[design/flow/run.sh]
#!/bin/bash
# the make line also repeats each setting of config.mk as NAME=value (left out here)
make -C /OpenROAD-flow-scripts/flow DESIGN_CONFIG=/design/flow/config.mk WORK_HOME=/design/flow/orfs CLKGATE_MAP_FILE= finish
[design/flow/config.mk]
export PLATFORM = sky130hd
export DESIGN_NAME = kcpsm6
export DESIGN_NICKNAME = kcpsm6
export VERILOG_FILES = /design/flow/design.v
export SDC_FILE = /design/flow/constraint.sdc
export NUM_CORES = 4
export LEC_CHECK = 0
export CAP_MARGIN = 25
export CELL_PAD_IN_SITES_DETAIL_PLACEMENT = 1
export CELL_PAD_IN_SITES_GLOBAL_PLACEMENT = 1
export CORE_MARGIN = 3
export CORE_UTILIZATION = 40
export CTS_CLUSTER_SIZE = 58
export GPL_TIMING_DRIVEN = 0
export HOLD_SLACK_MARGIN = 0.2
export MAX_ROUTING_LAYER = met4
export PLACE_DENSITY = 0.6
export SLEW_MARGIN = 20
export TNS_END_PERCENT = 75
[design/flow/constraint.sdc]
create_clock -name core_clock -period 11.7 [get_ports {clk}]
set_input_delay 2.3400 -clock core_clock [delete_from_list [all_inputs] [get_ports {clk}]]
set_output_delay 2.3400 -clock core_clock [all_outputs]
set_load 0.01 [all_outputs]
[design/flow/design.v]
`timescale 1ns / 1ps
module FD (output reg Q, input C, input D);
  always @(posedge C) Q <= D;
endmodule
module FDR (output reg Q, input C, input D, input R);
  always @(posedge C) Q <= R ? 1'b0 : D;
endmodule
module FDRE (output reg Q, input C, input CE, input D, input R);
  always @(posedge C)
    if (R) Q <= 1'b0;
    else if (CE) Q <= D;
endmodule
module FDS (output reg Q, input C, input D, input S);
  always @(posedge C) Q <= S ? 1'b1 : D;
endmodule
module LUT6 #(parameter [63:0] INIT = 64'h0)
  (output O, input I0, input I1, input I2, input I3, input I4, input I5);
  assign O = INIT[{I5, I4, I3, I2, I1, I0}];
endmodule
module LUT6_2 #(parameter [63:0] INIT = 64'h0)
  (output O6, output O5, input I0, input I1, input I2, input I3, input I4, input I5);
  assign O6 = INIT[{I5, I4, I3, I2, I1, I0}];
  assign O5 = INIT[{1'b0, I4, I3, I2, I1, I0}];
endmodule
module MUXCY (output O, input CI, input DI, input S);
  assign O = S ? CI : DI;
endmodule
module XORCY (output O, input CI, input LI);
  assign O = CI ^ LI;
endmodule
module RAM32M #(parameter [63:0] INIT_A = 64'h0, parameter [63:0] INIT_B = 64'h0,
                parameter [63:0] INIT_C = 64'h0, parameter [63:0] INIT_D = 64'h0)
  (output [1:0] DOA, output [1:0] DOB, output [1:0] DOC, output [1:0] DOD,
   input [4:0] ADDRA, input [4:0] ADDRB, input [4:0] ADDRC, input [4:0] ADDRD,
   input [1:0] DIA, input [1:0] DIB, input [1:0] DIC, input [1:0] DID,
   input WCLK, input WE);
  reg [1:0] ma [0:31];
  reg [1:0] mb [0:31];
  reg [1:0] mc [0:31];
  reg [1:0] md [0:31];
  always @(posedge WCLK)
    if (WE) begin
      ma[ADDRD] <= DIA;
      mb[ADDRD] <= DIB;
      mc[ADDRD] <= DIC;
      md[ADDRD] <= DID;
    end
  assign DOA = ma[ADDRA];
  assign DOB = mb[ADDRB];
  assign DOC = mc[ADDRC];
  assign DOD = md[ADDRD];
endmodule
module RAM64M #(parameter [63:0] INIT_A = 64'h0, parameter [63:0] INIT_B = 64'h0,
                parameter [63:0] INIT_C = 64'h0, parameter [63:0] INIT_D = 64'h0)
  (output DOA, output DOB, output DOC, output DOD,
   input [5:0] ADDRA, input [5:0] ADDRB, input [5:0] ADDRC, input [5:0] ADDRD,
   input DIA, input DIB, input DIC, input DID,
   input WCLK, input WE);
  reg ma [0:63];
  reg mb [0:63];
  reg mc [0:63];
  reg md [0:63];
  always @(posedge WCLK)
    if (WE) begin
      ma[ADDRD] <= DIA;
      mb[ADDRD] <= DIB;
      mc[ADDRD] <= DIC;
      md[ADDRD] <= DID;
    end
  assign DOA = ma[ADDRA];
  assign DOB = mb[ADDRB];
  assign DOC = mc[ADDRC];
  assign DOD = md[ADDRD];
endmodule
module RAM128X1S #(parameter [127:0] INIT = 128'h0)
  (output O, input A0, input A1, input A2, input A3, input A4, input A5, input A6,
   input D, input WCLK, input WE);
  reg m [0:127];
  wire [6:0] a = {A6, A5, A4, A3, A2, A1, A0};
  always @(posedge WCLK) if (WE) m[a] <= D;
  assign O = m[a];
endmodule
module RAM256X1S #(parameter [255:0] INIT = 256'h0)
  (output O, input [7:0] A, input D, input WCLK, input WE);
  reg m [0:255];
  always @(posedge WCLK) if (WE) m[A] <= D;
  assign O = m[A];
endmodule
`timescale 1ps/1ps
module kcpsm6 (address, instruction, bram_enable, in_port, out_port, port_id, write_strobe, k_write_strobe, read_strobe, interrupt, interrupt_ack, sleep, reset, clk) ;
parameter [7:0] 	hwbuild = 8'h00 ;
parameter [11:0] 	interrupt_vector = 12'h3FF ;
parameter integer scratch_pad_memory_size = 64 ;   
output [11:0]	address ;
input	 [17:0]    	instruction ;
output		bram_enable ;
input	 [7:0]	in_port ;
output [7:0]	out_port ;
output [7:0]	port_id ;
output		write_strobe ;
output		k_write_strobe ;
output		read_strobe ;
input			interrupt ;
output		interrupt_ack ;
input			sleep ;
input			reset ;
input			clk ;
wire	[2:1]		t_state_value ;
wire	[2:1]		t_state ;
wire 			run_value ;
wire              run ;
wire  		internal_reset_value ;
wire 			internal_reset ;
wire 			sync_sleep ;
wire 			int_enable_type ;
wire 			interrupt_enable_value ;
wire			interrupt_enable ;
wire			sync_interrupt ;
wire 			active_interrupt_value ;
wire 			active_interrupt ;
wire	[2:0]		arith_logical_sel ;
wire			arith_carry_in ;
wire			arith_carry_value ;
wire			arith_carry ;
wire 	[7:0]		half_arith_logical ;
wire 	[7:0]		logical_carry_mask ;
wire 	[7:0]		carry_arith_logical ;
wire 	[7:0]		arith_logical_value ;
wire 	[7:0]		arith_logical_result ;
wire 	[7:0]		shift_rotate_value ;
wire 	[7:0]		shift_rotate_result ;
wire			shift_in_bit ;
wire 	[7:0]		alu_result ;
wire 	[1:0]		alu_mux_sel_value ;
wire 	[1:0]		alu_mux_sel ;
wire			strobe_type ;
wire 			write_strobe_value ;
wire 			k_write_strobe_value ;
wire			read_strobe_value ;
wire			flag_enable_type ;
wire			flag_enable_value ;
wire			flag_enable ; 
wire			lower_parity ;
wire			lower_parity_sel ;
wire			carry_lower_parity ;
wire 			upper_parity ;
wire			parity ;
wire			shift_carry_value ;
wire			shift_carry ;
wire			carry_flag_value ;
wire			carry_flag ;
wire 			use_zero_flag_value ;
wire			use_zero_flag ;
wire 			drive_carry_in_zero ;
wire          	carry_in_zero ;
wire             	lower_zero ;
wire         	lower_zero_sel ;
wire       		carry_lower_zero ;
wire           	middle_zero ;
wire        	middle_zero_sel ;
wire      		carry_middle_zero ;
wire         	upper_zero_sel ;
wire        	zero_flag_value ;
wire              zero_flag ;
wire       		spm_enable_value ;
wire             	spm_enable ;
wire 	[7:0]		spm_ram_data ;
wire 	[7:0]		spm_data  ;
wire           	regbank_type ;
wire             	bank_value ;
wire              bank ;
wire          	loadstar_type ;
wire         	sx_addr4_value ;
wire   		register_enable_type ;
wire  		register_enable_value ;
wire        	register_enable ;
wire 	[4:0]		sx_addr ;
wire 	[4:0]		sy_addr ;
wire 	[7:0]		sx ;
wire 	[7:0]		sy ;
wire 	[7:0]		sy_or_kk ;
wire       		pc_move_is_valid ;
wire              move_type ;
wire           	returni_type ;
wire 	[2:0]		pc_mode ;
wire 	[11:0]	register_vector ;
wire 	[11:0]	half_pc ;
wire 	[10:0]	carry_pc ;
wire 	[11:0]	pc_value ;
wire 	[11:0]	pc ;
wire 	[11:0]	pc_vector ;
wire             	push_stack ;
wire              pop_stack ;
wire 	[11:0]	stack_memory ;
wire 	[11:0]	return_vector ;
wire       		stack_carry_flag ;
wire      		shadow_carry_flag ;
wire        	stack_zero_flag ;
wire      		shadow_zero_value ;
wire       		shadow_zero_flag ;
wire             	stack_bank ;
wire            	shadow_bank ;
wire              stack_bit ;
wire            	special_bit ;
wire 	[4:0]		half_pointer_value ;
wire 	[4:0]		feed_pointer_value ;
wire 	[4:0]		stack_pointer_carry ;
wire 	[4:0]		stack_pointer_value ;
wire 	[4:0]		stack_pointer ;
LUT6_2 #(
	.INIT	(64'hFFFFF55500000EEE))
reset_lut( 
	.I0 	(run),
	.I1 	(internal_reset),
	.I2 	(stack_pointer_carry[4]),
	.I3 	(t_state[2]),
	.I4 	(reset),
	.I5 	(1'b1),
	.O5 	(run_value),
	.O6 	(internal_reset_value));
FD run_flop (  
	.D 	(run_value),
	.Q 	(run),
	.C 	(clk));
FD internal_reset_flop(
	.D	(internal_reset_value),
	.Q	(internal_reset),
	.C	(clk));
FD sync_sleep_flop(
	.D 	(sleep),
	.Q 	(sync_sleep),
	.C 	(clk));
LUT6_2 #(
	.INIT    (64'h0083000B00C4004C))
t_state_lut( 
	.I0     (t_state[1]),
	.I1     (t_state[2]),
	.I2     (sync_sleep),
	.I3     (internal_reset),
	.I4     (special_bit),
	.I5     (1'b1),
	.O5     (t_state_value[1]),
	.O6     (t_state_value[2]));
FD t_state1_flop (  
	.D      (t_state_value[1]),
	.Q      (t_state[1]),
	.C      (clk));
FD t_state2_flop (  
	.D      (t_state_value[2]),
	.Q      (t_state[2]),
	.C      (clk));
LUT6_2 #(
	.INIT	(64'h0010000000000800))
int_enable_type_lut( 
	.I0     (instruction[13]),
	.I1     (instruction[14]),
	.I2     (instruction[15]),
	.I3     (instruction[16]),
	.I4     (instruction[17]),
	.I5     (1'b1),
	.O5     (loadstar_type),
	.O6     (int_enable_type)) ;
LUT6 #(
	.INIT    (64'h000000000000CAAA))
interrupt_enable_lut( 
	.I0     (interrupt_enable),
	.I1     (instruction[0]),
	.I2     (int_enable_type),
	.I3     (t_state[1]),
	.I4     (active_interrupt),
	.I5     (internal_reset),
	.O      (interrupt_enable_value));                     
FD interrupt_enable_flop (  
	.D      (interrupt_enable_value),
	.Q      (interrupt_enable),
	.C      (clk));
FD sync_interrupt_flop (  
	.D      (interrupt),
	.Q      (sync_interrupt),
	.C      (clk));
LUT6_2 # (
	.INIT    (64'hCC33FF0080808080))
active_interrupt_lut( 
	.I0     (interrupt_enable),
	.I1     (t_state[2]),
	.I2     (sync_interrupt),
	.I3     (bank),
	.I4     (loadstar_type),
	.I5     (1'b1),
	.O5     (active_interrupt_value), 
	.O6     (sx_addr4_value));
FD active_interrupt_flop (  
	.D      (active_interrupt_value),
	.Q      (active_interrupt),
	.C      (clk));
FD interrupt_ack_flop (  
	.D      (active_interrupt),
	.Q      (interrupt_ack),
	.C      (clk));
LUT6 #(
	.INIT    (64'h5A3CFFFF00000000))
pc_move_is_valid_lut( 
	.I0     (carry_flag),
	.I1     (zero_flag),
	.I2     (instruction[14]),
	.I3     (instruction[15]),
	.I4     (instruction[16]),
	.I5     (instruction[17]),
	.O      (pc_move_is_valid)) ;
LUT6_2 # (
	.INIT    (64'h7777027700000200))
move_type_lut( 
	.I0     (instruction[12]),
	.I1     (instruction[13]),
	.I2     (instruction[14]),
	.I3     (instruction[15]),
	.I4     (instruction[16]),
	.I5     (1'b1),
	.O5     (returni_type),
	.O6     (move_type)) ;
LUT6_2 # (
	.INIT    (64'h0000F000000023FF))
pc_mode1_lut( 
	.I0     (instruction[12]),
	.I1     (returni_type),
	.I2     (move_type),
	.I3     (pc_move_is_valid),
	.I4     (active_interrupt),
	.I5     (1'b1),
	.O5     (pc_mode[0]),
	.O6     (pc_mode[1])) ;
LUT6 # (
	.INIT    (64'hFFFFFFFF00040000))
pc_mode2_lut( 
	.I0     (instruction[12]),
	.I1     (instruction[14]),
	.I2     (instruction[15]),
	.I3     (instruction[16]),
	.I4     (instruction[17]),
	.I5     (active_interrupt),
	.O      (pc_mode[2])) ;
LUT6_2 # (
	.INIT    (64'hFFFF100000002000))
push_pop_lut( 
	.I0     (instruction[12]),
	.I1     (instruction[13]),
	.I2     (move_type),
	.I3     (pc_move_is_valid),
	.I4     (active_interrupt),
	.I5     (1'b1),
	.O5     (pop_stack),
	.O6     (push_stack)) ;
LUT6_2 #(
	.INIT    (64'h03CA000004200000))
alu_decode0_lut( 
	.I0     (instruction[13]),
	.I1     (instruction[14]),
	.I2     (instruction[15]),
	.I3     (instruction[16]),
	.I4     (1'b1),
	.I5     (1'b1),
	.O5     (alu_mux_sel_value[0]),
	.O6     (arith_logical_sel[0])) ;
FD alu_mux_sel0_flop(  
	.D      (alu_mux_sel_value[0]),
	.Q      (alu_mux_sel[0]),
	.C      (clk)) ;
LUT6_2 #(
	.INIT    (64'h7708000000000F00))
alu_decode1_lut( 
	.I0     (carry_flag),
	.I1     (instruction[13]),
	.I2     (instruction[14]),
	.I3     (instruction[15]),
	.I4     (instruction[16]),
	.I5     (1'b1),
	.O5     (alu_mux_sel_value[1]),
	.O6     (arith_carry_in)) ;                     
FD alu_mux_sel1_flop (  
	.D      (alu_mux_sel_value[1]),
	.Q      (alu_mux_sel[1]),
	.C      (clk)) ;
LUT6_2 # (
	.INIT    (64'hD000000002000000))
alu_decode2_lut( 
	.I0     (instruction[14]),
	.I1     (instruction[15]),
	.I2     (instruction[16]),
	.I3     (1'b1),
	.I4     (1'b1),
	.I5     (1'b1),
	.O5     (arith_logical_sel[1]),
	.O6     (arith_logical_sel[2])) ;
LUT6_2 # (
	.INIT    (64'h00013F3F0010F7CE))
register_enable_type_lut( 
	.I0     (instruction[13]),
	.I1     (instruction[14]),
	.I2     (instruction[15]),
	.I3     (instruction[16]),
	.I4     (instruction[17]),
	.I5     (1'b1),
	.O5     (flag_enable_type),
	.O6     (register_enable_type)) ;
LUT6_2 # (
	.INIT    (64'hC0CC0000A0AA0000))
register_enable_lut( 
	.I0     (flag_enable_type),
	.I1     (register_enable_type),
	.I2     (instruction[12]),
	.I3     (instruction[17]),
	.I4     (t_state[1]),
	.I5     (1'b1),
	.O5     (flag_enable_value),
	.O6     (register_enable_value)) ;
FDR flag_enable_flop (  
	.D      (flag_enable_value),
	.Q      (flag_enable),
	.R      (active_interrupt),
	.C      (clk)) ;
FDR register_enable_flop (  
	.D      (register_enable_value),
	.Q      (register_enable),
	.R      (active_interrupt),
	.C      (clk)) ;
LUT6_2 # (
	.INIT    (64'h8000000020000000))
spm_enable_lut( 
	.I0     (instruction[13]),
	.I1     (instruction[14]),
	.I2     (instruction[17]),
	.I3     (strobe_type),
	.I4     (t_state[1]),
	.I5     (1'b1),
	.O5     (k_write_strobe_value),
	.O6     (spm_enable_value)) ;
FDR k_write_strobe_flop (  
	.D      (k_write_strobe_value),
	.Q      (k_write_strobe),
	.R      (active_interrupt),
	.C      (clk)) ;
FDR spm_enable_flop (  
	.D      (spm_enable_value),
	.Q      (spm_enable),
	.R      (active_interrupt),
	.C      (clk)) ;
LUT6_2 # (
	.INIT    (64'h4000000001000000))
read_strobe_lut( 
	.I0     (instruction[13]),
	.I1     (instruction[14]),
	.I2     (instruction[17]),
	.I3     (strobe_type),
	.I4     (t_state[1]),
	.I5     (1'b1),
	.O5     (read_strobe_value),
	.O6     (write_strobe_value)) ;
FDR write_strobe_flop (  
	.D      (write_strobe_value),
	.Q      (write_strobe),
	.R      (active_interrupt),
	.C      (clk)) ;
FDR read_strobe_flop (  
	.D      (read_strobe_value),
	.Q      (read_strobe),
	.R      (active_interrupt),
	.C      (clk)) ;
LUT6 # (
	.INIT    (64'h0080020000000000))
regbank_type_lut( 
	.I0     (instruction[12]),
	.I1     (instruction[13]),
	.I2     (instruction[14]),
	.I3     (instruction[15]),
	.I4     (instruction[16]),
	.I5     (instruction[17]),
	.O      (regbank_type)) ;
LUT6 # (
	.INIT    (64'hACACFF00FF00FF00))
bank_lut( 
	.I0     (instruction[0]),
	.I1     (shadow_bank),
	.I2     (instruction[16]),
	.I3     (bank),
	.I4     (regbank_type),
	.I5     (t_state[1]),
	.O      (bank_value)) ;                     
FDR bank_flop (  
	.D      (bank_value),
	.Q      (bank),
	.R      (internal_reset),
	.C      (clk)) ;
FD sx_addr4_flop (  
	.D      (sx_addr4_value),
	.Q      (sx_addr[4]),
	.C      (clk)) ;
assign sx_addr[3:0] = instruction[11:8] ;
assign sy_addr = {bank, instruction[7:4]} ;
XORCY arith_carry_xorcy ( 
	.LI 	(1'b0),
	.CI 	(carry_arith_logical[7]),
	.O      (arith_carry_value)) ;
FD arith_carry_flop (  
	.D      (arith_carry_value),
	.Q      (arith_carry),
	.C      (clk)) ;
LUT6_2 # (
	.INIT    (64'h0000000087780000))
lower_parity_lut( 
	.I0     (instruction[13]),
	.I1     (carry_flag),
	.I2     (arith_logical_result[0]),
	.I3     (arith_logical_result[1]),
	.I4     (1'b1),
	.I5     (1'b1),
	.O5     (lower_parity),
	.O6     (lower_parity_sel)) ;  
MUXCY parity_muxcy ( 
	.DI	(lower_parity),
	.CI	(1'b0),                     
	.S	(lower_parity_sel),
	.O      (carry_lower_parity)) ;
LUT6 #(
	.INIT    (64'h6996966996696996))
upper_parity_lut( 
	.I0     (arith_logical_result[2]),
	.I1     (arith_logical_result[3]),
	.I2     (arith_logical_result[4]),
	.I3     (arith_logical_result[5]),
	.I4     (arith_logical_result[6]),
	.I5     (arith_logical_result[7]),
	.O      (upper_parity)) ;                     
XORCY parity_xorcy( 
	.LI	(upper_parity),
        .CI	(carry_lower_parity),
	.O      (parity)) ;
LUT6 #(
	.INIT    (64'hFFFFAACCF0F0F0F0))
shift_carry_lut( 
	.I0     (sx[0]),
	.I1     (sx[7]),
	.I2     (shadow_carry_flag),
	.I3     (instruction[3]),
	.I4     (instruction[7]),
	.I5     (instruction[16]),
	.O      (shift_carry_value)) ;                     
FD shift_carry_flop(  
	.D      (shift_carry_value),
	.Q      (shift_carry),
	.C      (clk)) ;
LUT6_2 #(
	.INIT    (64'h3333AACCF0AA0000))
carry_flag_lut( 
	.I0     (shift_carry),
	.I1     (arith_carry),
	.I2     (parity),
	.I3     (instruction[14]),
	.I4     (instruction[15]),
	.I5     (instruction[16]),
	.O5     (drive_carry_in_zero),
	.O6     (carry_flag_value)) ;  
FDRE carry_flag_flop(  
	.D      (carry_flag_value),
	.Q      (carry_flag),
       	.CE     (flag_enable),
	.R      (internal_reset),
	.C      (clk)) ;
MUXCY init_zero_muxcy( 
	.DI	(drive_carry_in_zero),
	.CI	(1'b0),
	.S	(carry_flag_value),
	.O      (carry_in_zero)) ;
LUT6_2 # (
	.INIT    (64'hA280000000F000F0))
use_zero_flag_lut( 
	.I0     (instruction[13]),
	.I1     (instruction[14]),
	.I2     (instruction[15]),
	.I3     (instruction[16]),
	.I4     (1'b1),
	.I5     (1'b1),
	.O5     (strobe_type),
	.O6     (use_zero_flag_value)) ;                     
FD use_zero_flag_flop(  
	.D      (use_zero_flag_value),
	.Q      (use_zero_flag),
	.C      (clk)) ;
LUT6_2 #(
	.INIT    (64'h0000000000000001))
lower_zero_lut( 
	.I0     (alu_result[0]),
	.I1     (alu_result[1]),
	.I2     (alu_result[2]),
	.I3     (alu_result[3]),
	.I4     (alu_result[4]),
	.I5     (1'b1),
	.O5     (lower_zero),
	.O6     (lower_zero_sel)) ;                     
MUXCY lower_zero_muxcy( 
	.DI	(lower_zero),
	.CI	(carry_in_zero),
	.S	(lower_zero_sel),
	.O      (carry_lower_zero)) ;
LUT6_2 # (
	.INIT    (64'h0000000D00000000))
middle_zero_lut( 
	.I0     (use_zero_flag),
	.I1     (zero_flag),
	.I2     (alu_result[5]),
	.I3     (alu_result[6]),
	.I4     (alu_result[7]),
	.I5     (1'b1),
	.O5     (middle_zero),
	.O6     (middle_zero_sel)) ;                     
MUXCY middle_zero_muxcy( 
	.DI	(middle_zero),
	.CI	(carry_lower_zero),                     
	.S 	(middle_zero_sel),
  	.O      (carry_middle_zero)) ;
LUT6 #(
	.INIT    (64'hFBFF000000000000))
upper_zero_lut( 
	.I0     (instruction[14]),
	.I1     (instruction[15]),
	.I2     (instruction[16]),
	.I3     (1'b1),
	.I4     (1'b1),
	.I5     (1'b1),
	.O      (upper_zero_sel)) ;                     
MUXCY upper_zero_muxcy( 
	.DI	(shadow_zero_flag),
	.CI	(carry_middle_zero),                    
	.S	(upper_zero_sel),
	.O      (zero_flag_value)) ;
FDRE zero_flag_flop(  
	.D      (zero_flag_value),
	.Q      (zero_flag),
	.CE     (flag_enable),
	.R      (internal_reset),
	.C      (clk)) ;
assign register_vector = {sx[3:0], sy} ;
genvar i ;
generate
for (i = 0 ; i <= 11 ; i = i+1)
begin : address_loop
parameter [7:0] id4 = 8'h30 + i/4 ;
parameter [7:0] id8 = 8'h30 + i/8 ;
parameter [7:0] ip4d8 = 8'h30 + (i+4)/8 ;	  
FD return_vector_flop(  
	.D      (stack_memory[i]),
	.Q      (return_vector[i]),
	.C      (clk));
if (i % 2 == 0) begin: output_data
LUT6_2 #(
	.INIT   (64'hFF00F0F0CCCCAAAA))
pc_vector_mux_lut( 
	.I0     (instruction[i]),
	.I1     (return_vector[i]),
	.I2     (instruction[i+1]),
	.I3     (return_vector[i+1]),
	.I4     (instruction[12]),
	.I5     (1'b1),
	.O5     (pc_vector[i]),
	.O6     (pc_vector[i+1]));
end  
FDRE pc_flop(  
	.D      (pc_value[i]),
	.Q      (pc[i]),
	.R      (internal_reset),
	.CE     (t_state[1]),
	.C      (clk));
if (i == 0) begin: lsb_pc
if (interrupt_vector[i] == 1'b0) begin: low_int_vector
LUT6 #(
	.INIT    (64'h00AA000033CC0F00))
pc_lut( 
	.I0     (register_vector[i]),
	.I1     (pc_vector[i]),
	.I2     (pc[i]),
	.I3     (pc_mode[0]),
	.I4     (pc_mode[1]),
	.I5     (pc_mode[2]), 
	.O      (half_pc[i]));
end  
if (interrupt_vector[i] == 1'b1) begin: high_int_vector
LUT6 #(
	.INIT    (64'h00AA00FF33CC0F00))
pc_lut( 
	.I0     (register_vector[i]),
	.I1     (pc_vector[i]),
	.I2     (pc[i]),
	.I3     (pc_mode[0]),
	.I4     (pc_mode[1]),
	.I5     (pc_mode[2]), 
	.O      (half_pc[i]));
end  
XORCY pc_xorcy( 
	.LI	(half_pc[i]),
	.CI	(1'b0),
	.O      (pc_value[i]));
MUXCY pc_muxcy( 
	.DI 	(pc_mode[0]),
	.CI 	(1'b0),
	.S	(half_pc[i]),
        .O      (carry_pc[i]));
end  
if (i > 0) begin : upper_pc
if (interrupt_vector[i] == 1'b0) begin: low_int_vector
LUT6 #(
	.INIT    (64'h00AA0000CCCCF000))
pc_lut( 
	.I0     (register_vector[i]),
	.I1     (pc_vector[i]),
	.I2     (pc[i]),
	.I3     (pc_mode[0]),
	.I4     (pc_mode[1]),
	.I5     (pc_mode[2]), 
	.O      (half_pc[i]));
end  
if (interrupt_vector[i] == 1'b1) begin: high_int_vector
LUT6 #(
	.INIT    (64'h00AA00FFCCCCF000))
pc_lut( 
	.I0     (register_vector[i]),
	.I1     (pc_vector[i]),
	.I2     (pc[i]),
	.I3     (pc_mode[0]),
	.I4     (pc_mode[1]),
	.I5     (pc_mode[2]), 
	.O      (half_pc[i]));
end  
XORCY pc_xorcy( 
	.LI	(half_pc[i]),
	.CI	(carry_pc[i-1]),
	.O      (pc_value[i]));
if (i < 11) begin: mid_pc
MUXCY pc_muxcy( 
	.DI 	(1'b0),
	.CI 	(carry_pc[i-1]),
	.S 	(half_pc[i]),
	.O     	(carry_pc[i]));
end  
end  
end  
endgenerate
FD shadow_carry_flag_flop(  
	.D      (stack_carry_flag),
	.Q      (shadow_carry_flag),
	.C      (clk)) ;
FD stack_zero_flop(  
	.D      (stack_zero_flag),
	.Q      (shadow_zero_value),
	.C      (clk)) ;
FD shadow_zero_flag_flop(  
	.D      (shadow_zero_value),
	.Q      (shadow_zero_flag),
	.C      (clk)) ;
FD shadow_bank_flop(  
	.D      (stack_bank),
	.Q      (shadow_bank),
	.C      (clk)) ;
FD stack_bit_flop(  
	.D      (stack_bit),
	.Q      (special_bit),
	.C      (clk)) ;
RAM32M #(
	.INIT_A	(64'h0000000000000000), 
	.INIT_B	(64'h0000000000000000), 
	.INIT_C (64'h0000000000000000), 
	.INIT_D (64'h0000000000000000)) 
stack_ram_low ( 
	.DOA	({stack_zero_flag, stack_carry_flag}), 
	.DOB	({stack_bit, stack_bank}),
	.DOC    (stack_memory[1:0]), 
	.DOD    (stack_memory[3:2]),
	.ADDRA	(stack_pointer[4:0]), 
	.ADDRB	(stack_pointer[4:0]), 
	.ADDRC  (stack_pointer[4:0]), 
	.ADDRD  (stack_pointer[4:0]),
	.DIA	({zero_flag, carry_flag}), 
	.DIB	({run, bank}),
	.DIC    (pc[1:0]),
	.DID    (pc[3:2]),
	.WE 	(t_state[1]), 
	.WCLK	(clk));
RAM32M #(
	.INIT_A	(64'h0000000000000000), 
	.INIT_B	(64'h0000000000000000), 
	.INIT_C	(64'h0000000000000000), 
	.INIT_D	(64'h0000000000000000)) 
stack_ram_high(    
	.DOA	(stack_memory[5:4]), 
	.DOB	(stack_memory[7:6]),
	.DOC   	(stack_memory[9:8]),
	.DOD   	(stack_memory[11:10]),
	.ADDRA 	(stack_pointer[4:0]), 
	.ADDRB 	(stack_pointer[4:0]), 
	.ADDRC  (stack_pointer[4:0]), 
	.ADDRD  (stack_pointer[4:0]),
	.DIA    (pc[5:4]),
	.DIB    (pc[7:6]),
	.DIC    (pc[9:8]),
	.DID    (pc[11:10]),
	.WE 	(t_state[1]),  
	.WCLK 	(clk));
generate
for (i = 0 ; i <= 4 ; i = i+1)
begin : stack_loop
parameter [7:0]	id4 = 8'h30 + i/4 ;
if (i == 0) begin: lsb_stack
FDR pointer_flop(  
	.D      (stack_pointer_value[i]),
	.Q      (stack_pointer[i]),
	.R      (internal_reset),
	.C      (clk)) ;
LUT6_2 #(
	.INIT    (64'h001529AAAAAAAAAA))
stack_pointer_lut( 
	.I0     (stack_pointer[i]),
	.I1     (pop_stack),
	.I2     (push_stack),
	.I3     (t_state[1]),
	.I4     (t_state[2]),
	.I5     (1'b1), 
	.O5     (feed_pointer_value[i]),
	.O6     (half_pointer_value[i]));
XORCY stack_xorcy( 
	.LI 	(half_pointer_value[i]),
	.CI 	(1'b0),
	.O      (stack_pointer_value[i]));
MUXCY stack_muxcy( 
	.DI	(feed_pointer_value[i]),
	.CI	(1'b0),
	.S 	(half_pointer_value[i]),
	.O      (stack_pointer_carry[i]));
end  
if (i > 0) begin: upper_stack
FDR pointer_flop(  
	.D      (stack_pointer_value[i]),
	.Q      (stack_pointer[i]),
	.R      (internal_reset),
	.C      (clk)) ;
LUT6_2 #(
	.INIT    (64'h002A252AAAAAAAAA))
stack_pointer_lut( 
	.I0     (stack_pointer[i]),
	.I1     (pop_stack),
	.I2     (push_stack),
	.I3     (t_state[1]),
	.I4     (t_state[2]),
	.I5     (1'b1), 
	.O5     (feed_pointer_value[i]),
	.O6     (half_pointer_value[i]));
XORCY stack_xorcy( 
	.LI 	(half_pointer_value[i]),
	.CI 	(stack_pointer_carry[i-1]),
	.O      (stack_pointer_value[i]));
MUXCY stack_muxcy( 
	.DI 	(feed_pointer_value[i]),
	.CI 	(stack_pointer_carry[i-1]),
	.S 	(half_pointer_value[i]),
	.O      (stack_pointer_carry[i]));
end  
end  
endgenerate
generate
for (i = 0 ; i <= 7 ; i = i+1)
begin : data_path_loop
parameter [7:0]	id1 = 8'h30 + i ;
parameter [7:0]	id2 = 8'h30 + i/2 ;
parameter [7:0]	id4 = 8'h30 + i/4 ;
if (i % 2 == 0) begin: output_data
LUT6_2 #(
	.INIT    (64'hFF00F0F0CCCCAAAA))
sy_kk_mux_lut( 
	.I0     (sy[i]),
	.I1     (instruction[i]),
	.I2     (sy[i+1]),
	.I3     (instruction[i+1]),
	.I4     (instruction[12]),
	.I5     (1'b1),
	.O5     (sy_or_kk[i]),
	.O6     (sy_or_kk[i+1]));
end  
if (i % 2 == 0) begin: second_operand
LUT6_2 #(
	.INIT    (64'hFF00F0F0CCCCAAAA))
out_port_lut( 
	.I0     (sx[i]),
	.I1     (instruction[i+4]),
	.I2     (sx[i+1]),
	.I3     (instruction[i+5]),
	.I4     (instruction[13]),
	.I5     (1'b1),
	.O5     (out_port[i]),
	.O6     (out_port[i+1]));
end  
LUT6_2 #(
	.INIT    (64'h69696E8ACCCC0000))
arith_logical_lut( 
	.I0     (sy_or_kk[i]),
	.I1     (sx[i]),
	.I2     (arith_logical_sel[0]),
	.I3     (arith_logical_sel[1]),
	.I4     (arith_logical_sel[2]),
	.I5     (1'b1),
	.O5     (logical_carry_mask[i]),
	.O6     (half_arith_logical[i]));
FD arith_logical_flop( 
	.D      (arith_logical_value[i]),
	.Q      (arith_logical_result[i]),
	.C      (clk)) ;
if (i == 0) begin: lsb_arith_logical
MUXCY arith_logical_muxcy( 
	.DI 	(logical_carry_mask[i]),
	.CI 	(arith_carry_in),
	.S 	(half_arith_logical[i]),
	.O      (carry_arith_logical[i]));
XORCY arith_logical_xorcy( 
	.LI 	(half_arith_logical[i]),
	.CI 	(arith_carry_in),
	.O      (arith_logical_value[i]));
end  
if (i > 0) begin: upper_arith_logical
MUXCY arith_logical_muxcy( 
	.DI 	(logical_carry_mask[i]),
	.CI 	(carry_arith_logical[i-1]),
	.S 	(half_arith_logical[i]),
	.O      (carry_arith_logical[i]));
XORCY arith_logical_xorcy( 
	.LI 	(half_arith_logical[i]),
	.CI 	(carry_arith_logical[i-1]),
	.O      (arith_logical_value[i]));
end  
if (hwbuild[i] == 1'b0) begin: low_hwbuild 
FDR shift_rotate_flop( 
	.D      (shift_rotate_value[i]),
	.Q      (shift_rotate_result[i]),
	.R      (instruction[7]),
	.C      (clk)) ;
end  
if (hwbuild[i] == 1'b1) begin: high_hwbuild 
FDS shift_rotate_flop( 
	.D      (shift_rotate_value[i]),
	.Q      (shift_rotate_result[i]),
	.S 	(instruction[7]),
	.C      (clk)) ;
end  
if (i == 0) begin: lsb_shift_rotate
LUT6 #(
	.INIT    (64'hBFBC8F8CB3B08380))
shift_bit_lut( 
	.I0     (instruction[0]),
	.I1     (instruction[1]),
	.I2     (instruction[2]),
	.I3     (carry_flag),
	.I4     (sx[0]),
	.I5     (sx[7]),
	.O      (shift_in_bit));
LUT6_2 #(
	.INIT    (64'hFF00F0F0CCCCAAAA))
shift_rotate_lut( 
	.I0     (shift_in_bit),
	.I1     (sx[i+1]),
	.I2     (sx[i]),
	.I3     (sx[i+2]),
	.I4     (instruction[3]),
	.I5     (1'b1),
	.O5     (shift_rotate_value[i]),
	.O6     (shift_rotate_value[i+1]));
end  
if (i == 2 || i == 4) begin: mid_shift_rotate
LUT6_2 #(
	.INIT    (64'hFF00F0F0CCCCAAAA))
shift_rotate_lut( 
	.I0     (sx[i-1]),
	.I1     (sx[i+1]),
	.I2     (sx[i]),
	.I3     (sx[i+2]),
	.I4     (instruction[3]),
	.I5     (1'b1),
	.O5     (shift_rotate_value[i]),
	.O6     (shift_rotate_value[i+1]));
end  
if (i == 6) begin: msb_shift_rotate
LUT6_2 #(
	.INIT    (64'hFF00F0F0CCCCAAAA))
shift_rotate_lut( 
	.I0     (sx[i-1]),
	.I1     (sx[i+1]),
	.I2     (sx[i]),
	.I3     (shift_in_bit),
	.I4     (instruction[3]),
	.I5     (1'b1),
	.O5     (shift_rotate_value[i]),
	.O6     (shift_rotate_value[i+1]));
end  
LUT6 #(
	.INIT    (64'hFF00F0F0CCCCAAAA))
alu_mux_lut( 
	.I0     (arith_logical_result[i]),
	.I1     (shift_rotate_result[i]),
	.I2     (in_port[i]),
	.I3     (spm_data[i]),
	.I4     (alu_mux_sel[0]),
	.I5     (alu_mux_sel[1]),
	.O      (alu_result[i]));
if (scratch_pad_memory_size == 64) begin : small_spm
FD spm_flop( 
	.D      (spm_ram_data[i]),
	.Q      (spm_data[i]),
	.C      (clk)) ;
if (i == 0 || i == 4) begin: small_spm_ram
RAM64M #( 
	.INIT_A	(64'h0000000000000000),
	.INIT_B	(64'h0000000000000000),
	.INIT_C	(64'h0000000000000000),
	.INIT_D	(64'h0000000000000000)) 
spm_ram(   
	.DOA 	(spm_ram_data[i]),
	.DOB 	(spm_ram_data[i+1]),
	.DOC    (spm_ram_data[i+2]),
	.DOD    (spm_ram_data[i+3]),
	.ADDRA 	(sy_or_kk[5:0]),
	.ADDRB 	(sy_or_kk[5:0]),
	.ADDRC  (sy_or_kk[5:0]),
	.ADDRD  (sy_or_kk[5:0]),
	.DIA 	(sx[i]),
	.DIB 	(sx[i+1]),
	.DIC    (sx[i+2]),
	.DID    (sx[i+3]),
	.WE 	(spm_enable),
	.WCLK 	(clk));
end  
end  
if (scratch_pad_memory_size == 128) begin : medium_spm
RAM128X1S  #(
	.INIT	(128'h00000000000000000000000000000000))
spm_ram(       
	.D      (sx[i]),
	.WE 	(spm_enable),
	.WCLK 	(clk),
	.A0 	(sy_or_kk[0]),
	.A1 	(sy_or_kk[1]),
	.A2 	(sy_or_kk[2]),
	.A3 	(sy_or_kk[3]),
	.A4 	(sy_or_kk[4]),
	.A5 	(sy_or_kk[5]),
	.A6 	(sy_or_kk[6]),
	.O      (spm_ram_data[i]));
FD spm_flop( 
	.D      (spm_ram_data[i]),
	.Q      (spm_data[i]),
	.C      (clk)) ;
end  
if (scratch_pad_memory_size == 256) begin : large_spm
RAM256X1S #(
	.INIT	(256'h0000000000000000000000000000000000000000000000000000000000000000))
spm_ram (       
	.D      (sx[i]),
	.WE 	(spm_enable),
	.WCLK 	(clk),
	.A 	(sy_or_kk),
	.O      (spm_ram_data[i]));
FD spm_flop( 
	.D      (spm_ram_data[i]),
	.Q      (spm_data[i]),
	.C      (clk)) ;
end  
end  
endgenerate
RAM32M #(
	.INIT_A	(64'h0000000000000000), 
	.INIT_B	(64'h0000000000000000), 
	.INIT_C (64'h0000000000000000), 
	.INIT_D (64'h0000000000000000)) 
lower_reg_banks(    
	.DOA 	(sy[1:0]), 
	.DOB 	(sx[1:0]),
	.DOC    (sy[3:2]),
	.DOD    (sx[3:2]),
	.ADDRA 	(sy_addr), 
	.ADDRB 	(sx_addr), 
	.ADDRC  (sy_addr), 
	.ADDRD  (sx_addr), 
	.DIA 	(alu_result[1:0]),
	.DIB 	(alu_result[1:0]),
	.DIC    (alu_result[3:2]),
	.DID    (alu_result[3:2]),
	.WE 	(register_enable), 
	.WCLK	(clk));
RAM32M #(
	.INIT_A	(64'h0000000000000000), 
	.INIT_B	(64'h0000000000000000), 
	.INIT_C (64'h0000000000000000),  
	.INIT_D (64'h0000000000000000)) 
upper_reg_banks(    
	.DOA 	(sy[5:4]), 
	.DOB 	(sx[5:4]),
	.DOC    (sy[7:6]),
	.DOD    (sx[7:6]),
	.ADDRA 	(sy_addr),
	.ADDRB 	(sx_addr),
	.ADDRC  (sy_addr), 
	.ADDRD  (sx_addr), 
	.DIA 	(alu_result[5:4]),
	.DIB 	(alu_result[5:4]),
	.DIC    (alu_result[7:6]),
	.DID    (alu_result[7:6]),
	.WE 	(register_enable), 
	.WCLK	(clk));
assign address = pc;
assign bram_enable = t_state[2];
assign port_id = sy_or_kk;
endmodule
==> results of run 1 <==
==> per-stage QoR <==
| stage | area (um^2) | hold WS, ps | setup TNS [ps] |
|---|---|---|---|
| detailed placement | 60300 | 326 | 0 |
| finish | 65300 | 337 | 0 |
| floorplan | 55900 | 310 | 0 |
| global route | 65300 | 337 | 0 |
| global placement | 58800 | 320 | -499290 |
| CTS | 65200 | 337 | 0 |
==> metal layers <==
metal	vias up	GRT usage	part of all wire
li1	13760	-	-
met1	18255	0.371	0.43
met2	1669	0.413	0.47
met3	349	0.0476	0.077
met4	0	0.0879	0.032
met5	-	-	0
==> layout make-up <==
type | count | area [um^2] | share of cell area
inverters | 24 | 90.1 | 0.00138
clock inverters | 84 | 831 | 0.0127
well taps | 1863 | 2330 | 0.0357
repair buffers | 174 | 1980 | 0.0304
flip-flops and latches | 1362 | 40100 | 0.614
clock buffers | 192 | 4020 | 0.0616
multi-input cells | 1582 | 14700 | 0.225
plain buffers | 238 | 1260 | 0.0193
diodes | 4 | 10.0 | 0.000153
==> results.txt, run 1 <==
Site Rows - 136
worst-path fanout max - 10
stage-log warning count - 37
delay of the slowest cell on the worst path - 810 ps
Seq/Total Area, Yosys - 0.716
average wire length per cell after detail routing - 34.7 um
Clock Power Share - 0.421
buffer cell driving the clock tree root - sky130_fd_sc_hd__clkbuf_16
Post-Route Utilization - 0.473
EDFF count, synth - 1,280
vias - 34,033
ANT nets after route - 0
syn nets - 3,266
xor+xnor area frac - 0.00391
DR DRC count - 0
pre-CTS setup slack - 1530 ps
via count of the first global-routing pass - 34,568
async set-reset flop share out of synthesis - 0
Critical path buffers and inverters - 8
detailed placer's ending HPWL - 133,000 um
max_cap viols - 0
most area-consuming cells after synthesis - sky130_fd_sc_hd__edfxtp_1, sky130_fd_sc_hd__mux4_2, sky130_fd_sc_hd__a22oi_1, sky130_fd_sc_hd__dfxtp_1, sky130_fd_sc_hd__mux2i_1
setup repair after global routing missed its margin - no
count of cell instances traversed by the critical path - 12
Max Transition Viols Final - 0
number of warning messages in the yosys log - 5
CTS HTree Levels - 4
Worst Setup Start Kind - input pin
# Post-CTS Setup Buffers - 0
Layout Area Growth over Synthesis - 16.7%
setup clock skew after layout - 32.1 ps
final estimated routing congestion in global placement - 0.951
Switching Share - 0.243
Pre-antenna DRT Iters - 5
aggregate global-route resource usage - 0.271
share of synthesized cell area in and-or and or-and compound cells - 0.0689
period utilization - 0.873
Die Width - 380 um
initial antenna violation count - 9
switching component of the power - 2.71 mW
required time of the critical path - 9360 ps
P_comb - 0.985 mW
path category of the worst min-delay check - reg -> reg
cell repeated most along the worst path - sky130_fd_sc_hd__clkbuf_1
filler cell count in the final layout - 13,119
slew at the pin closest to its max-slew limit - 1100 ps
worst setup path endpoint - port_id[7]
Crit. Startpoint - instruction[5]
power share of the sequential group - 0.491
flops & latches, synth - 1,362
endpoints failing hold - 0
total power of the final layout - 11.1 mW
number of DRC markers after the initial detailed-route iteration - 4,481
most common library cells after synthesis - sky130_fd_sc_hd__edfxtp_1, sky130_fd_sc_hd__mux4_2, sky130_fd_sc_hd__nor2_1
final worst setup slack - 1490 ps
setup slack of the most critical reg-to-reg path - 4330 ps
Worst R2R Start - bank_flop.Q
number of cells on the worst reg-to-reg path - 20
total congestion overflow after global routing - 0
simple-gate area share of the yosys netlist - 0.0480
Hold Path Sink - shadow_zero_flag_flop.Q
placed cells - 5,228
leakage power figure - 21.7 nW
leading power group - sequential cells
worst slew margin relative to its limit - 0.266
cell count listed in synth_stat.txt - 3,206
area of the core - 138,000 um^2
cells traversed along the worst timing path - clkdlybuf4s50_1 > buf_4 > clkbuf_1 > clkbuf_1 > clkbuf_1 > mux4_2 > mux4_2 > mux2_2 > mux2i_1 > inv_1 > buf_4 > clkdlybuf4s50_1
clk buf depth - 3
end of the worst register-to-register path - arith_carry_flop.Q
clock latency (worst-skew pair) - 780 ps
Net count, final - 3,591
count leader, synth - sky130_fd_sc_hd__edfxtp_1
run status - no timing/DRC/antenna violations
vertical die size - 380 um
share of the core filled by cells before placement - 0.405
Power Sequential - 5.46 mW
beginning of the worst hold path - stack_zero_flop.Q
Final Setup Violations - 0
cell family with the largest share of critical-path delay - buffers and inverters
category of the most critical setup path - in -> out
clock sink count - 1,362
most used flip-flop cell after synthesis - sky130_fd_sc_hd__edfxtp_1
number of CTS-inserted buffers - 149
# port buffers - 52
Worst-path clk slew - 60 ps
area figure in the yosys stat output - 55,900 um^2
hold-fix buffer count after cts - 0
post-synth design cell area - 55,900 um^2
mean instance size in the synthesized netlist - 17.4 um^2
fin crit period - 10,210 ps
final cell count without fillers - 5,523
CTS-repair resized insts - 0
CP endpoint kind - primary output
unique cell type count in the Yosys netlist - 79
chip area - 144,000 um^2
average via count per standard cell - 6.16
routed wire length - 192,000 um
worst endpoint data arrival time - 7870 ps
Min-Delay Path Depth - 0
largest area contributor in the netlist - sky130_fd_sc_hd__edfxtp_1
combinational share of power - 0.088
PwrDens - 171 nW/um^2
Fmax achieved - 98.0 MHz
maximum number of pins on one net before global-route repair - 40
portion of synthesized cell area occupied by the leading cell type - 0.687
clock tree from TritonCTS - yes
ports placed on the boundary - 63
worst vdd rail ir drop - 0.160 mV
multiplexer share of the synthesized area - 0.132
P_int - 8.43 mW
adder and majority cell fraction of the synthesized area - 0.00671
Dominant comb cell - multiplexers
global-route wire length before repair - 269,000 um
number of instances in the synthesized netlist - 3,206
highest-delay cell along the critical path - sky130_fd_sc_hd__clkbuf_1
power consumed by the clock network - 4.69 mW
==> run 2, diff against run 1 <==
- ABC_AREA: unset -> 1
- CAP_MARGIN: 25 -> 30
- CELL_PAD_IN_SITES_DETAIL_PLACEMENT: 1 -> unset
- CELL_PAD_IN_SITES_GLOBAL_PLACEMENT: 1 -> unset
- CORE_MARGIN: 3 -> 2
- CORE_UTILIZATION: 40 -> 56
- CTS_CLUSTER_SIZE: 58 -> unset
- GPL_TIMING_DRIVEN: 0 -> 1
- HOLD_SLACK_MARGIN: 0.2 -> unset
- MAX_ROUTING_LAYER: met4 -> unset
- PLACE_DENSITY: 0.6 -> unset
- PLACE_DENSITY_LB_ADDON: unset -> 0.12
- TNS_END_PERCENT: 75 -> unset
- clock period: 11.7 -> 4.37 ns (I/O delays scaled with it)
==> run 2 against run 1 <==
Global-route usage up 4.7 points. Register-to-register slack worse by 3900 ps. Combinational power rose to 2.6 times the previous value. Final area up 0.47%. Clock power rose to 2.5 times the previous value. Synthesized cell count up 31%. First-iteration DRC count up 25%. Highest routed layer is now met5.
==> results.txt, run 2 <==
run status - no timing/DRC/antenna violations
Dominant comb cell - AND-OR/OR-AND gates
DR DRC count - 0 (unchanged)
share of the core filled by cells before placement - 0.563 (+0.158)
number of cells on the worst reg-to-reg path - 23 (+15%)
slew at the pin closest to its max-slew limit - 991 ps (-110 ps)
flops & latches, synth - 1,362 (unchanged)
top routing layer in use - met5
combinational share of power - 0.090 (+0.002)
total power of the final layout - 29.1 mW (+160%)
vias - 38,326 (+13%)
most used flip-flop cell after synthesis - sky130_fd_sc_hd__edfxtp_1
leading power group - sequential cells
Min-Delay Path Depth - 0 (unchanged)
post-route met1 wirelength - 66,300 um (-19%)
mean instance size in the synthesized netlist - 13.1 um^2 (-25%)
clock latency (worst-skew pair) - 760 ps (-20 ps)
Worst Hold Margin - 337 ps (+0.0330 ps)
PwrDens - 443 nW/um^2 (+160%)
final cell count without fillers - 6,094 (+10%)
total congestion overflow after global routing - 0 (unchanged)
fin crit period - 4290 ps
CTS HTree Levels - 4 (unchanged)
final worst setup slack - 78.4 ps (-1410 ps)
cell family with the largest share of critical-path delay - buffers and inverters
post-detailed-placement cell area - 60,800 um^2 (+0.74%)
share of synthesized cell area in and-or and or-and compound cells - 0.125 (+0.0561)
leakage power figure - 23.1 nW (+6.4%)
worst-path fanout max - 11 (+1)
Net count, final - 4,756 (+32%)
initial antenna violation count - 2 (-7)
clock sink count - 1,362 (unchanged)
Power Sequential - 14.6 mW (+170%)
ANT nets after route - 0 (unchanged)
period utilization - 0.982 (+0.109)
multiplexer share of the synthesized area - 0 (-0.132)
clock tree from TritonCTS - yes
most common library cells after synthesis - sky130_fd_sc_hd__edfxtp_1, sky130_fd_sc_hd__nand2_1, sky130_fd_sc_hd__a22oi_1
Worst Setup Start Kind - input pin
area figure in the yosys stat output - 55,200 um^2 (-1.3%)
number of DRC markers after the initial detailed-route iteration - 5,588 (+25%)
simple-gate area share of the yosys netlist - 0.103 (+0.0551)
Switching Share - 0.233 (-0.0101)
ports placed on the boundary - 63 (unchanged)
count leader, synth - sky130_fd_sc_hd__edfxtp_1
global-route wire length before repair - 237,000 um (-12%)
switching component of the power - 6.77 mW (+150%)
Die Width - 318 um (-16%)
aggregate global-route resource usage - 0.318 (+0.0471)
beginning of the worst hold path - stack_zero_flop.Q
area of all placed cells without fillers - 65,600 um^2 (+0.47%)
setup clock skew after layout - 28.0 ps (-4.13 ps)
buffer cell driving the clock tree root - sky130_fd_sc_hd__clkbuf_16
Setup TNS Final - 0 ps (unchanged)
detailed placer's ending HPWL - 105,000 um (-21%)
worst slew margin relative to its limit - 0.339 (+0.0732)
worst setup path endpoint - port_id[5]
Max Transition Viols Final - 0 (unchanged)
unique cell type count in the Yosys netlist - 64 (-19%)
Worst R2R Start - zero_flag_flop.Q
Worst-path clk slew - 60 ps (about the same)
Seq/Total Area, Yosys - 0.726 (+0.00925)
xor+xnor area frac - 0.00285 (-0.00106)
largest area contributor in the netlist - sky130_fd_sc_hd__edfxtp_1
clk buf depth - 3 (unchanged)
chip area - 101,000 um^2 (-30%)
routed wire length - 162,000 um (-16%)
worst vdd rail ir drop - 0.429 mV (+170%)
average wire length per cell after detail routing - 26.6 um (-24%)
Post-Route Utilization - 0.669 (+0.196)
pre-CTS setup slack - -761 ps (-2290 ps)
area of the core - 98,100 um^2 (-29%)
met3 routed wirelength - 17,100 um (+16%)
syn nets - 4,261 (+30%)
hold-fix buffer count after cts - 0 (unchanged)
via count of the first global-routing pass - 35,864 (+3.7%)
power share of the sequential group - 0.503 (+0.012)
async set-reset flop share out of synthesis - 0 (unchanged)
Hold Path Sink - shadow_zero_flag_flop.Q
WL met2 - 73,700 um (-17%)
Clock Power Share - 0.407 (-0.014)
max_cap viols - 0 (unchanged)
Layout Area Growth over Synthesis - 18.8%
highest-delay cell along the critical path - sky130_fd_sc_hd__clkdlybuf4s50_1
cells traversed along the worst timing path - clkdlybuf4s50_1 > inv_1 > buf_12 > buf_4 > o221ai_1 > nand3_1 > o211ai_1 > nand2_2 > nand2_1 > o21ai_2 > inv_1 > clkdlybuf4s50_1
Critical path buffers and inverters - 6 (-2)
final estimated routing congestion in global placement - 0.967 (+1.6%)
P_int - 22.3 mW (+160%)
most area-consuming cells after synthesis - sky130_fd_sc_hd__edfxtp_1, sky130_fd_sc_hd__a22oi_1, sky130_fd_sc_hd__nand2_1, sky130_fd_sc_hd__dfxtp_1, sky130_fd_sc_hd__nor2_1
maximum number of pins on one net before global-route repair - 78 (+95%)
number of warning messages in the yosys log - 5 (unchanged)
average via count per standard cell - 6.29 (+2.1%)
post-synth design cell area - 55,200 um^2 (-1.3%)
power consumed by the clock network - 11.8 mW (+150%)
delay of the slowest cell on the worst path - 570 ps (-240 ps)
endpoints failing hold - 0 (unchanged)
EDFF count, synth - 1,280 (unchanged)
P_comb - 2.61 mW (+160%)
Crit. Startpoint - instruction[6]
category of the most critical setup path - in -> out
number of instances in the synthesized netlist - 4,201 (+31%)
vertical die size - 318 um (-16%)
number of CTS-inserted buffers - 141 (-5.4%)
cell count listed in synth_stat.txt - 4,201 (+31%)
Site Rows - 115 (-15%)
Final Setup Violations - 0 (unchanged)
# port buffers - 62 (+19%)
setup slack of the most critical reg-to-reg path - 480 ps (-3850 ps)
required time of the critical path - 3500 ps (-5860 ps)
worst endpoint data arrival time - 3420 ps (-4450 ps)
Fmax achieved - 233 MHz
placed cells - 5,834 (+12%)
count of cell instances traversed by the critical path - 12 (unchanged)
Pre-antenna DRT Iters - 8 (+3)
adder and majority cell fraction of the synthesized area - 0.00680 (+0.0000866)
CP endpoint kind - primary output
path category of the worst min-delay check - reg -> reg
portion of synthesized cell area occupied by the leading cell type - 0.696 (+0.00887)
stage-log warning count - 38 (+2.7%)
end of the worst register-to-register path - address_loop[10].pc_flop.Q
Antenna diodes - 0 (-4)
run 2: area by class of cell:
type / instances / area (um^2)
Sequential cell: 1362 / 40100
Fill cell: 7093 / 32500
Multi-Input combinational cell: 2410 / 13500
Timing Repair Buffer: 609 / 5240
Clock buffer: 188 / 3880
Tap cell: 1287 / 1610
Clock inverter: 66 / 672
Inverter: 172 / 662
run 2: metal layers:
layer	vias to the layer above	GRT usage
met5	-	0
met4	2	0.0933
met3	295	0.0605
met2	2254	0.481
met1	18929	0.472
li1	16846	-
run 2: repair_timing:
action,4_1_cts,5_1_grt
pin swaps,5,12
buffers inserted,5,2
cloned,0,0
endpoints found under the setup margin,10,15
gates resized,38,39
==> run 3, diff against run 2 <==
- CORE_UTILIZATION: 56 -> 72
- CTS_CLUSTER_SIZE: unset -> 77
- SETUP_SLACK_MARGIN: unset -> 0.28
- clock period: 4.37 -> 4.36 ns (I/O delays scaled with it)
==> run 3 against run 2 <==
Worst setup slack gained 180 ps. Combinational power is 2% higher. Register-to-register slack improved by 140 ps. Hold slack better by 7.8 ps. Utilization is 19 points higher. Global-route usage rose by 11 points. Via count is 5.8% higher. Sequential share of layout area is 0.34 points higher. Clock-buffer cell count shrank 22. Wire length rose by 4.3%. Die size down 22%. Non-clock buffer count down 41. Critical path type unchanged. Critical endpoint is now port_id[0].
==> results.txt, run 3 <==
run status - no timing/DRC/antenna violations
placed cells - 5,515 (-5.5%)
Switching Share - 0.237 (+0.00378)
# port buffers - 62 (unchanged)
setup clock skew after layout - 50.9 ps (+23.0 ps)
via count of the first global-routing pass - 39,120 (+9.1%)
most used flip-flop cell after synthesis - sky130_fd_sc_hd__edfxtp_1
clock sink count - 1,362 (unchanged)
unique cell type count in the Yosys netlist - 64 (unchanged)
number of instances in the synthesized netlist - 4,201 (unchanged)
max_cap viols - 0 (unchanged)
leading power group - sequential cells
Worst-path clk slew - 60 ps (about the same)
number of CTS-inserted buffers - 134 (-5.0%)
ports placed on the boundary - 63 (unchanged)
delay of the slowest cell on the worst path - 590 ps (+20 ps)
final estimated routing congestion in global placement - 1.00 (+3.6%)
P_comb - 2.67 mW (+2%)
initial antenna violation count - 5 (+3)
switching component of the power - 6.85 mW (+1.1%)
required time of the critical path - 3490 ps (about the same)
cell repeated most along the worst path - sky130_fd_sc_hd__nand3_1
aggregate global-route resource usage - 0.428 (+0.110)
stage-log warning count - 43 (+13%)
syn nets - 4,261 (unchanged)
Hold Path Sink - shadow_zero_flag_flop.Q
Seq/Total Area, Yosys - 0.726 (unchanged)
final cell count without fillers - 5,785 (-5.1%)
CTS HTree Levels - 4 (unchanged)
routed wire length - 169,000 um (+4.3%)
portion of synthesized cell area occupied by the leading cell type - 0.696 (unchanged)
vertical die size - 281 um (-12%)
category of the most critical setup path - in -> out
worst vdd rail ir drop - 0.380 mV (-11%)
Worst R2R Start - bank_flop.Q
average via count per standard cell - 7.01 (+11%)
count of cell instances traversed by the critical path - 13 (+1)
multiplexer share of the synthesized area - 0 (unchanged)
total power of the final layout - 28.9 mW (-0.51%)
cell count listed in synth_stat.txt - 4,201 (unchanged)
largest area contributor in the netlist - sky130_fd_sc_hd__edfxtp_1
async set-reset flop share out of synthesis - 0 (unchanged)
global-route wire length before repair - 246,000 um (+3.4%)
Site Rows - 101 (-12%)
mean instance size in the synthesized netlist - 13.1 um^2 (unchanged)
most area-consuming cells after synthesis - sky130_fd_sc_hd__edfxtp_1, sky130_fd_sc_hd__a22oi_1, sky130_fd_sc_hd__nand2_1, sky130_fd_sc_hd__dfxtp_1, sky130_fd_sc_hd__nor2_1
most common library cells after synthesis - sky130_fd_sc_hd__edfxtp_1, sky130_fd_sc_hd__nand2_1, sky130_fd_sc_hd__a22oi_1
simple-gate area share of the yosys netlist - 0.103 (unchanged)
flops & latches, synth - 1,362 (unchanged)
beginning of the worst hold path - stack_zero_flop.Q
buffer cell driving the clock tree root - sky130_fd_sc_hd__clkbuf_16
highest-delay cell along the critical path - sky130_fd_sc_hd__clkdlybuf4s50_1
Min-Delay Path Depth - 0 (unchanged)
area of the core - 75,900 um^2 (-23%)
Crit. Startpoint - instruction[4]
setup repair after global routing missed its margin - yes
ANT nets after route - 0 (unchanged)
vias - 40,534 (+5.8%)
Power Sequential - 14.6 mW (about the same)
share of the core filled by cells before placement - 0.727 (+0.164)
chip area - 78,900 um^2 (-22%)
number of DRC markers after the initial detailed-route iteration - 6,971 (+25%)
worst setup path endpoint - port_id[0]
fin crit period - 4100 ps
clock tree from TritonCTS - yes
Layout Area Growth over Synthesis - 18.1%
worst endpoint data arrival time - 3230 ps (-190 ps)
endpoints failing hold - 0 (unchanged)
post-synth design cell area - 55,200 um^2 (unchanged)
slew at the pin closest to its max-slew limit - 1110 ps (+118 ps)
Net count, final - 4,708 (-1.0%)
CP endpoint kind - primary output
clock latency (worst-skew pair) - 750 ps (about the same)
Clock Power Share - 0.401 (-0.006)
total congestion overflow after global routing - 0 (unchanged)
DR DRC count - 0 (unchanged)
Pre-antenna DRT Iters - 8 (unchanged)
EDFF count, synth - 1,280 (unchanged)
count leader, synth - sky130_fd_sc_hd__edfxtp_1
Fmax achieved - 244 MHz
setup slack of the most critical reg-to-reg path - 620 ps (+140 ps)
xor+xnor area frac - 0.00285 (unchanged)
Max Transition Viols Final - 0 (unchanged)
Final Setup Violations - 0 (unchanged)
cell family with the largest share of critical-path delay - buffers and inverters
share of synthesized cell area in and-or and or-and compound cells - 0.125 (unchanged)
combinational share of power - 0.092 (+0.002)
area figure in the yosys stat output - 55,200 um^2 (unchanged)
worst slew margin relative to its limit - 0.254 (-0.0847)
average wire length per cell after detail routing - 29.2 um (+9.8%)
path category of the worst min-delay check - reg -> reg
PwrDens - 443 nW/um^2 (about the same)
Die Width - 281 um (-12%)
power consumed by the clock network - 11.6 mW (about the same)
Worst Hold Margin - 345 ps (+7.75 ps)
clk buf depth - 3 (unchanged)
detailed placer's ending HPWL - 104,000 um (-1.2%)
power share of the sequential group - 0.506 (+0.003)
Critical path buffers and inverters - 5 (-1)
cells traversed along the worst timing path - buf_6 > clkinv_16 > buf_4 > nand2_1 > nand3_1 > nand3_1 > nand2_1 > nand2_1 > nand3_1 > nand3_1 > nand2_2 > buf_4 > clkdlybuf4s50_1
period utilization - 0.940 (-0.0421)
Worst Setup Start Kind - input pin
P_int - 22.1 mW (-1.0%)
Dominant comb cell - AND-OR/OR-AND gates
leakage power figure - 22.9 nW (-0.65%)
maximum number of pins on one net before global-route repair - 129 (+65%)
number of warning messages in the yosys log - 5 (unchanged)
worst-path fanout max - 43 (+32)
number of cells on the worst reg-to-reg path - 12 (-48%)
adder and majority cell fraction of the synthesized area - 0.00680 (unchanged)
==> run 3: what timing repair did <==
item | in CTS | in global routing
cloned | 1 | 3
setup buffers | 13 | 10
hold buffers | 0 | 0
pin swaps | 17 | 27
gates resized | 76 | 56
setup endpoints to repair | 15 | 18
==> run 3: area by class of cell <==
class,instances,area (um^2)
fill,3514,10700
antenna,2,5.00
inverter,172,703
multi-input combinational,2410,13700
sequential,1362,40100
tap,1030,1290
timing repair buffer,568,5080
clock buffer,166,3550
clock inverter,75,841
==> run 3: layer usage <==
metal / wire length (um) / GRT usage
met2: 79200 / 0.679
met3: 23700 / 0.106
met4: 10700 / 0.219
met1: 55100 / 0.555
met5: 184 / 0.0113
==> run 3: through the flow <==
| stage | setup WS [ps] | utilization | setup TNS, ps | instance area (um^2) |
|---|---|---|---|---|
| global placement | -490 | 0.792 | -4720 | 60100 |
| global route | 210 | 0.859 | 0 | 65200 |
| CTS | 152 | 0.855 | 0 | 64900 |
| detailed placement | -509 | 0.792 | -6950 | 60200 |
| floorplan | 288 | - | 0 | 55400 |
| finish | 262 | 0.859 | 0 | 65200 |
==> run 4, diff against run 3 <==
- ABC_AREA: 1 -> unset
- CAP_MARGIN: 30 -> 20
- CTS_CLUSTER_SIZE: 77 -> 40
- GPL_TIMING_DRIVEN: 1 -> unset
- PLACE_DENSITY_LB_ADDON: 0.12 -> unset
- SETUP_SLACK_MARGIN: 0.28 -> 1.61
- clock period: 4.36 -> 5.56 ns (I/O delays scaled with it)
==> run 4 against run 3 <==
Highest routed layer unchanged. Area after synthesis is 1.3% higher. Critical path depth is 6 higher. Critical endpoint is now data_path_loop[1].small_spm.spm_flop.Q. Die size is 1.3% higher. Clock skew is 17 ps lower. Critical path type is now in -> reg. Worst setup slack better by 770 ps. Via count is 7.6% lower. Largest cell class unchanged.
==> results.txt, run 4 <==
run status - no timing/DRC/antenna violations
Dominant comb cell - multiplexers
Hold Path Sink - shadow_zero_flag_flop.Q
leakage power figure - 23.1 nW (+0.55%)
pre-CTS setup slack - -377 ps (+132 ps)
switching component of the power - 5.72 mW (-16%)
Final Setup Violations - 0 (unchanged)
clk buf depth - 3 (unchanged)
Min-Delay Path Depth - 0 (unchanged)
Net count, final - 3,679 (-22%)
Max Transition Viols Final - 0 (unchanged)
routed wire length - 185,000 um (+9.5%)
worst endpoint data arrival time - 5220 ps (+1990 ps)
average via count per standard cell - 7.85 (+12%)
flops & latches, synth - 1,362 (unchanged)
power consumed by the clock network - 9.48 mW (-18%)
final worst setup slack - 1030 ps (+771 ps)
P_int - 17.8 mW (-20%)
combinational share of power - 0.105 (+0.013)
DR DRC count - 0 (unchanged)
simple-gate area share of the yosys netlist - 0.0480 (-0.0551)
global-route wire length before repair - 252,000 um (+2.7%)
Layout Area Growth over Synthesis - 21.0%
maximum number of pins on one net before global-route repair - 69 (-47%)
Site Rows - 102 (+0.99%)
area figure in the yosys stat output - 55,900 um^2 (+1.3%)
fin crit period - 4530 ps
count of cell instances traversed by the critical path - 19 (+6)
highest-delay cell along the critical path - sky130_fd_sc_hd__nor2_2
area of all placed cells without fillers - 67,700 um^2 (+3.7%)
ANT nets after route - 0 (unchanged)
vias - 37,437 (-7.6%)
Switching Share - 0.244 (+0.00696)
worst vdd rail ir drop - 0.341 mV (-10%)
number of cells on the worst reg-to-reg path - 19 (+7)
cell count listed in synth_stat.txt - 3,206 (-24%)
adder and majority cell fraction of the synthesized area - 0.00671 (-0.0000866)
most used flip-flop cell after synthesis - sky130_fd_sc_hd__edfxtp_1
vertical die size - 283 um (+0.64%)
count leader, synth - sky130_fd_sc_hd__edfxtp_1
path category of the worst min-delay check - reg -> reg
worst-path fanout max - 8 (-81%)
Fmax achieved - 221 MHz
endpoints failing hold - 0 (unchanged)
PwrDens - 347 nW/um^2 (-22%)
Worst-path clk slew - 60 ps (about the same)
total congestion overflow after global routing - 0 (unchanged)
number of instances in the synthesized netlist - 3,206 (-24%)
cell family with the largest share of critical-path delay - simple AND/OR/NAND/NOR gates
cells traversed along the worst timing path - buf_16 > buf_12 > buf_12 > buf_8 > mux2i_4 > a22oi_2 > a21oi_1 > or4_4 > buf_12 > o21ai_4 > buf_6 > buf_8 > clkinv_16 > buf_4 > nor2_2 > a221oi_1 > a211o_1 > nand4_1 > or4b_1
multiplexer share of the synthesized area - 0.132 (+0.132)
end of the worst register-to-register path - address_loop[11].pc_flop.Q
setup clock skew after layout - 33.7 ps (-17.2 ps)
clock sink count - 1,362 (unchanged)
aggregate global-route resource usage - 0.452 (+0.0243)
number of DRC markers after the initial detailed-route iteration - 7,541 (+8.2%)
setup slack of the most critical reg-to-reg path - 1220 ps (+600 ps)
Crit. Startpoint - instruction[4]
number of warning messages in the yosys log - 5 (unchanged)
most area-consuming cells after synthesis - sky130_fd_sc_hd__edfxtp_1, sky130_fd_sc_hd__mux4_2, sky130_fd_sc_hd__a22oi_1, sky130_fd_sc_hd__dfxtp_1, sky130_fd_sc_hd__mux2i_1
final estimated routing congestion in global placement - 0.976 (-2.6%)
number of CTS-inserted buffers - 134 (unchanged)
cell repeated most along the worst path - sky130_fd_sc_hd__buf_12
most common library cells after synthesis - sky130_fd_sc_hd__edfxtp_1, sky130_fd_sc_hd__mux4_2, sky130_fd_sc_hd__nor2_1
leading power group - sequential cells
syn nets - 3,266 (-23%)
Post-Route Utilization - 0.876 (+0.0175)
post-detailed-placement cell area - 59,500 um^2 (-1.0%)
power share of the sequential group - 0.492 (-0.014)
slew at the pin closest to its max-slew limit - 1190 ps (+79.5 ps)
beginning of the worst hold path - stack_zero_flop.Q
buffer cell driving the clock tree root - sky130_fd_sc_hd__clkbuf_16
category of the most critical setup path - in -> reg
xor+xnor area frac - 0.00391 (+0.00106)
max_cap viols - 0 (unchanged)
share of the core filled by cells before placement - 0.725 (-0.00265)
portion of synthesized cell area occupied by the leading cell type - 0.687 (-0.00887)
delay of the slowest cell on the worst path - 780 ps (+190 ps)
CP endpoint kind - register
average wire length per cell after detail routing - 38.7 um (+33%)
Power Sequential - 11.5 mW (-21%)
clock tree from TritonCTS - yes
clock latency (worst-skew pair) - 750 ps (about the same)
area of the core - 77,200 um^2 (+1.7%)
Worst Setup Start Kind - input pin
detailed placer's ending HPWL - 100,000 um (-3.3%)
Die Width - 283 um (+0.64%)
async set-reset flop share out of synthesis - 0 (unchanged)
stage-log warning count - 42 (-2.3%)
period utilization - 0.814 (-0.126)
hold-fix buffer count after cts - 0 (unchanged)
unique cell type count in the Yosys netlist - 79 (+23%)
chip area - 79,900 um^2 (+1.3%)
worst setup path endpoint - data_path_loop[1].small_spm.spm_flop.Q
mean instance size in the synthesized netlist - 17.4 um^2 (+33%)
Pre-antenna DRT Iters - 8 (unchanged)
# port buffers - 62 (unchanged)
ports placed on the boundary - 63 (unchanged)
initial antenna violation count - 5 (unchanged)
worst slew margin relative to its limit - 0.206 (-0.0479)
via count of the first global-routing pass - 35,722 (-8.7%)
setup repair after global routing missed its margin - yes
P_comb - 2.45 mW (-8.2%)
Critical path buffers and inverters - 9 (+4)
required time of the critical path - 6250 ps (+2760 ps)
EDFF count, synth - 1,280 (unchanged)
share of synthesized cell area in and-or and or-and compound cells - 0.0689 (-0.0561)
Clock Power Share - 0.404 (+0.003)
CTS HTree Levels - 4 (unchanged)
post-synth design cell area - 55,900 um^2 (+1.3%)
Seq/Total Area, Yosys - 0.716 (-0.00925)
largest area contributor in the netlist - sky130_fd_sc_hd__edfxtp_1
Worst R2R Start - zero_flag_flop.Q
[run 4: what timing repair did]
action | 4_1_cts | 5_1_grt
setup endpoints to repair | 556 | 466
buffers inserted | 105 | 48
resized | 356 | 145
cloned | 12 | 4
endpoints found under the hold margin | 0 | 0
pin swaps | 64 | 82
[run 4: final cells by class]
| type | instances | area, um^2 |
|---|---|---|
| Antenna cell | 2 | 5.00 |
| Sequential cell | 1362 | 40100 |
| Clock inverter | 79 | 961 |
| Fill cell | 2818 | 9540 |
| Clock buffer | 167 | 3580 |
| Multi-Input combinational cell | 1582 | 16200 |
| Inverter | 24 | 145 |
| Tap cell | 1040 | 1300 |
| Timing Repair Buffer | 515 | 5360 |
[run 4: per-layer routing]
metal / track usage / vias to the layer above / part of all wire
li1: - / 13927 / -
met1: 0.583 / 18212 / 0.30
met2: 0.685 / 4232 / 0.45
met3: 0.142 / 1062 / 0.16
met4: 0.274 / 4 / 0.084
met5: 0 / - / 0.00014
[run 4: through the flow]
| stage | instances | setup TNS, ps | hold slack, ps | power [mW] |
|---|---|---|---|---|
| floorplan | 3206 | 0 | 310 | 12.9 |
| global route | 4769 | 0 | 327 | 23.8 |
| CTS | 4716 | 0 | 325 | 23.1 |
| global placement | 4353 | -503 | 315 | 13.6 |
| detailed placement | 4353 | -1180 | 313 | 13.6 |
| finish | 4771 | 0 | 322 | 23.5 |
Power and IR drop assume default switching activity.
